==> inputs of run a <==
==> flow/design.v (excerpt) <==
module smul_q31 (
    input  logic        clk,
    input  logic        reset,
    input  logic        go,
    input  logic [31:0] left,
    input  logic [31:0] right,
    output logic [31:0] out,
    output logic        done
);
Settings: LEC_CHECK=0, ABC_AREA=0, CAP_MARGIN=20, CELL_PAD_IN_SITES_DETAIL_PLACEMENT=0, CORE_ASPECT_RATIO=1.95, CORE_MARGIN=2, CORE_UTILIZATION=48, CTS_CLUSTER_SIZE=40, GPL_ROUTABILITY_DRIVEN=1, GPL_TIMING_DRIVEN=0, HOLD_SLACK_MARGIN=0.25, MAX_ROUTING_LAYER=met4, PLACE_DENSITY_LB_ADDON=0.26, SETUP_SLACK_MARGIN=-0.19, SLEW_MARGIN=20; clock period 5.25 ns.
run.sh (not shown) runs the stock make flow with config.mk's settings and CLKGATE_MAP_FILE=.
==> run b: changes against run a <==
Settings changed: ABC_AREA 0 to not set, CELL_PAD_IN_SITES_DETAIL_PLACEMENT 0 to not set, CORE_ASPECT_RATIO 1.95 to not set, CORE_UTILIZATION 48 to 65, CTS_CLUSTER_SIZE 40 to 66, GPL_ROUTABILITY_DRIVEN 1 to not set, GPL_TIMING_DRIVEN 0 to not set, HOLD_SLACK_MARGIN 0.25 to not set, PLACE_DENSITY_LB_ADDON 0.26 to not set, SETUP_SLACK_MARGIN -0.19 to not set.
==> flow/constraint.sdc (replaced) <==
create_clock -name core_clock -period 6.5 [get_ports {clk}]
set_input_delay 1.3000 -clock core_clock [delete_from_list [all_inputs] [get_ports {clk}]]
set_output_delay 1.3000 -clock core_clock [all_outputs]
set_load 0.01 [all_outputs]
==> run c: changes against run a <==
Settings changed: ABC_AREA 0 to not set, CELL_PAD_IN_SITES_DETAIL_PLACEMENT 0 to not set, CORE_ASPECT_RATIO 1.95 to not set, CORE_MARGIN 2 to 6, CORE_UTILIZATION 48 to 56, CTS_CLUSTER_SIZE 40 to 66, GPL_ROUTABILITY_DRIVEN 1 to not set, GPL_TIMING_DRIVEN 0 to not set, HOLD_SLACK_MARGIN 0.25 to not set, PLACE_DENSITY_LB_ADDON 0.26 to 0.16, SETUP_SLACK_MARGIN -0.19 to not set.
==> flow/constraint.sdc (replaced) <==
create_clock -name core_clock -period 10.2 [get_ports {clk}]
set_input_delay 2.0400 -clock core_clock [delete_from_list [all_inputs] [get_ports {clk}]]
set_output_delay 2.0400 -clock core_clock [all_outputs]
set_load 0.01 [all_outputs]
==> impl_metrics.csv <==
group,metric,value,unit
sta,timing.fmax,124,MHz
placement,dp.cells,5158,
cells_and_area,fill_cells,7294,
worst_setup_path,critical_path.max_stage_delay,0.64,ns
detailed_routing,wl_met2,85.6,mm
cells_and_area,stdcell_count,5279,
sta,tns,-77.04,ns
run_status,outcome,"failed layout checks",
sta,tightest_slew,1.23,ns
sta,setup_slack,-2.85,ns
worst_setup_path,r2r_start,"mul.right_tmp[11]",
floorplan,die_h,399,µm
sta,setup_viol,32,
run,openroad.warnings,29,
detailed_routing,via_per_inst,5.75,
run_status,so.violations,"setup timing",
worst_setup_path,endpoint,"mul.out_tmp[62]",
global_route,grt_max_degree,22,
global_route,use_met3,0.0742,
power_and_ir_drop,p_seq,918,µW
worst_setup_path,ff2ff_setup_slack,-2.85,ns
global_route,grt_pass1_wl,241,mm
That was run a.
==> impl_metrics.csv <==
group,metric,value,unit
run_status,outcome,"finished clean",
placement,dp.cells,4856,
cells_and_area,fill_cells,5880,
global_route,grt_pass1_wl,162,mm
run,openroad.warnings,26,
detailed_routing,highest-signal-layer,"met4",
worst_setup_path,endpoint,"mul.out_tmp[60]",
cells_and_area,stdcell_count,4875,
global_route,grt_max_degree,51,
sta,tns,0,ns
worst_setup_path,r2r_start,"mul.right_tmp[9]",
cells_and_area,final_core_util,0.601,
global_route,use_met3,0.0634,
detailed_routing,wl_met2,48.8,mm
sta,tightest_slew,1.19,ns
sta,setup_slack,1.38,ns
worst_setup_path,critical_path.max_stage_delay,0.93,ns
worst_setup_path,ff2ff_setup_slack,1.38,ns
sta,setup_viol,0,
sta,timing.fmax,113,MHz
That was run c.
==> impl_metrics.csv <==
group,metric,value,unit
run_status,outcome,"failed layout checks",
run_status,so.violations,"setup timing",
sta,tns,-25.54,ns
global_route,use_met3,0.0539,
detailed_routing,wl_met2,58.4,mm
sta,setup_viol,32,
worst_setup_path,ff2ff_setup_slack,-1.11,ns
floorplan,die_h,247,µm
worst_setup_path,critical_path.max_stage_delay,0.60,ns
global_route,grt_max_degree,51,
sta,timing.fmax,131,MHz
cells_and_area,fill_cells,3856,
cells_and_area,stdcell_count,5220,
sta,setup_slack,-1.11,ns
That was run b.

* * *

==> inputs of run A <==
==> flow/design.v <==
/*verilator lint_off MULTITOP*/
module num_rpad #(
    parameter int IN_WIDTH  = 32,
    parameter int OUT_WIDTH = 32
) (
    input  logic [ IN_WIDTH-1:0] in,
    output logic [OUT_WIDTH-1:0] out
);
  localparam int EXTEND = OUT_WIDTH - IN_WIDTH;
  assign out = {in, {EXTEND{1'b0}}};
endmodule
module num_sneg #(
    parameter int WIDTH = 32
) (
    input  logic signed [WIDTH-1:0] in,
    output logic signed [WIDTH-1:0] out
);
  assign out = -in;
endmodule
module num_sabs #(
    parameter int WIDTH = 32
) (
    input  logic signed [WIDTH-1:0] in,
    output logic signed [WIDTH-1:0] out
);
  assign out = in[WIDTH-1] ? -in : in;
endmodule
module num_min #(
    parameter int WIDTH = 32
) (
    input  logic [WIDTH-1:0] left,
    input  logic [WIDTH-1:0] right,
    output logic [WIDTH-1:0] out
);
  assign out = (left < right) ? left : right;
endmodule
module num_max #(
    parameter int WIDTH = 32
) (
    input  logic [WIDTH-1:0] left,
    input  logic [WIDTH-1:0] right,
    output logic [WIDTH-1:0] out
);
  assign out = (left > right) ? left : right;
endmodule
module num_smin #(
    parameter int WIDTH = 32
) (
    input  logic signed [WIDTH-1:0] left,
    input  logic signed [WIDTH-1:0] right,
    output logic signed [WIDTH-1:0] out
);
  assign out = (left < right) ? left : right;
endmodule
module num_smax #(
    parameter int WIDTH = 32
) (
    input  logic signed [WIDTH-1:0] left,
    input  logic signed [WIDTH-1:0] right,
    output logic signed [WIDTH-1:0] out
);
  assign out = (left > right) ? left : right;
endmodule
module num_ssignbit #(
    parameter int WIDTH = 32
) (
    input logic signed [WIDTH-1:0] in,
    output logic out
);
  assign out = in[WIDTH-1];
endmodule
module num_sadd #(
    parameter int LEFT_WIDTH = 32,
    parameter int LEFT_LSB = 0,
    parameter int RIGHT_WIDTH = 32,
    parameter int RIGHT_LSB = 0,
    parameter int OUT_WIDTH = 33
) (
    input  logic signed [ LEFT_WIDTH-1:0] left,
    input  logic signed [RIGHT_WIDTH-1:0] right,
    output logic signed [  OUT_WIDTH-1:0] out
);
  logic signed [  LEFT_LSB+LEFT_WIDTH-1:0] left_aligned;
  logic signed [RIGHT_LSB+RIGHT_WIDTH-1:0] right_aligned;
  assign left_aligned = {left, {LEFT_LSB{1'b0}}};
  assign right_aligned = {right, {RIGHT_LSB{1'b0}}};
  assign out = left_aligned + right_aligned;
endmodule
module num_smul #(
    parameter int LEFT_WIDTH = 32,
    parameter int RIGHT_WIDTH = 32,
    parameter int OUT_WIDTH = 64,
    parameter int OUT_LSB = 0
) (
    input  logic signed [ LEFT_WIDTH-1:0] left,
    input  logic signed [RIGHT_WIDTH-1:0] right,
    input  logic                          go,
    input  logic                          reset,
    input  logic                          clk,
    output logic signed [  OUT_WIDTH-1:0] out,
    output logic                          done
);
  logic [1:0] done_buffer;
  assign done = done_buffer[1];
  logic signed [       LEFT_WIDTH-1:0] left_tmp;
  logic signed [      RIGHT_WIDTH-1:0] right_tmp;
  logic signed [OUT_LSB+OUT_WIDTH-1:0] out_tmp;
  assign out = out_tmp[OUT_LSB+OUT_WIDTH-1:OUT_LSB];
  always_ff @(posedge clk) begin
    if (go) begin
      done_buffer[0] <= 1;
      done_buffer[1] <= done_buffer[0];
    end else begin
      done_buffer <= 0;
    end
  end
  always_ff @(posedge clk) begin
    if (!reset && go) begin
      left_tmp  <= left;
      right_tmp <= right;
    end else begin
      left_tmp  <= 0;
      right_tmp <= 0;
    end
  end
  always_ff @(posedge clk) begin
    if (reset) begin
      out_tmp <= 0;
    end else if (go) begin
      out_tmp <= left_tmp * right_tmp;
    end else begin
      out_tmp <= out_tmp;
    end
  end
endmodule
module smul_q31 (
    input  logic        clk,
    input  logic        reset,
    input  logic        go,
    input  logic [31:0] left,
    input  logic [31:0] right,
    output logic [31:0] out,
    output logic        done
);
  num_smul #(
      .LEFT_WIDTH (32),
      .RIGHT_WIDTH(32),
      .OUT_WIDTH  (32),
      .OUT_LSB    (31)
  ) mul (
      .left (left),
      .right(right),
      .go   (go),
      .reset(reset),
      .clk  (clk),
      .out  (out),
      .done (done)
  );
endmodule
==> flow/run.sh <==
#!/bin/bash
# the make line also repeats each setting of config.mk as NAME=value (left out here)
make -C /OpenROAD-flow-scripts/flow DESIGN_CONFIG=/design/flow/config.mk WORK_HOME=/design/flow/orfs CLKGATE_MAP_FILE= finish
==> flow/config.mk <==
export PLATFORM = sky130hd
export DESIGN_NAME = smul_q31
export DESIGN_NICKNAME = smul_q31
export VERILOG_FILES = /design/flow/design.v
export SDC_FILE = /design/flow/constraint.sdc
export NUM_CORES = 4
export LEC_CHECK = 0
export CAP_MARGIN = 20
export CORE_MARGIN = 3
export CORE_UTILIZATION = 60
export CTS_CLUSTER_SIZE = 66
export MAX_ROUTING_LAYER = met4
export PLACE_DENSITY_LB_ADDON = 0.16
export SLEW_MARGIN = 20
==> flow/constraint.sdc <==
create_clock -name core_clock -period 4.26 [get_ports {clk}]
set_input_delay 0.8520 -clock core_clock [delete_from_list [all_inputs] [get_ports {clk}]]
set_output_delay 0.8520 -clock core_clock [all_outputs]
set_load 0.01 [all_outputs]
==> run Z (differences from run A) <==
==> flow/config.mk (replaced) <==
export PLATFORM = sky130hd
export DESIGN_NAME = smul_q31
export DESIGN_NICKNAME = smul_q31
export VERILOG_FILES = /design/flow/design.v
export SDC_FILE = /design/flow/constraint.sdc
export NUM_CORES = 4
export LEC_CHECK = 0
export ABC_AREA = 1
export CAP_MARGIN = 5
export CORE_MARGIN = 2
export CORE_UTILIZATION = 72
export CTS_CLUSTER_DIAMETER = 77
export CTS_CLUSTER_SIZE = 66
export MAX_ROUTING_LAYER = met4
export SETUP_SLACK_MARGIN = -0.61
export SLEW_MARGIN = 20
==> flow/constraint.sdc (replaced) <==
create_clock -name core_clock -period 6.01 [get_ports {clk}]
set_input_delay 1.2020 -clock core_clock [delete_from_list [all_inputs] [get_ports {clk}]]
set_output_delay 1.2020 -clock core_clock [all_outputs]
set_load 0.01 [all_outputs]
==> flow_metrics.rpt <==
RUN METRICS
----------------------------------------------------
[STA]
  Final worst slack ........................ -3250 ps
  Total setup violations reported at the end of the flow ........................ 32

[Run status]
  SO Faults ........................ negative setup slack
  Result of the run ........................ finished with violations

[Clocking]
  Late-Pin Clk Latency ........................ ~420 ps

----------------------------------------------------
[end of results for run A]
==> flow_metrics.rpt <==
==== FLOW RESULTS ====
----------------------------------------------------
[Run status]
  Result of the run ........................ aborted with a tool error
  Stage where the flow stopped ........................ global routing
  Error that ended the run ........................ [ERROR GRT-0232] Routing congestion too high. Check the congestion heatmap in the GUI.

[Logic synthesis]
  Post-synthesis cell type with the largest instance count ........................ sky130_fd_sc_hd__inv_1
  Cell type contributing the most total cell area after synthesis ........................ sky130_fd_sc_hd__fa_1

[Placement]
  Area post-placement ........................ 46700 um2
  Cell Count Post-Placement ........................ 6395

[Clocking]
  Count of hold buffers inserted by post-cts repair ........................ 0

----------------------------------------------------
[end of results for run Z]
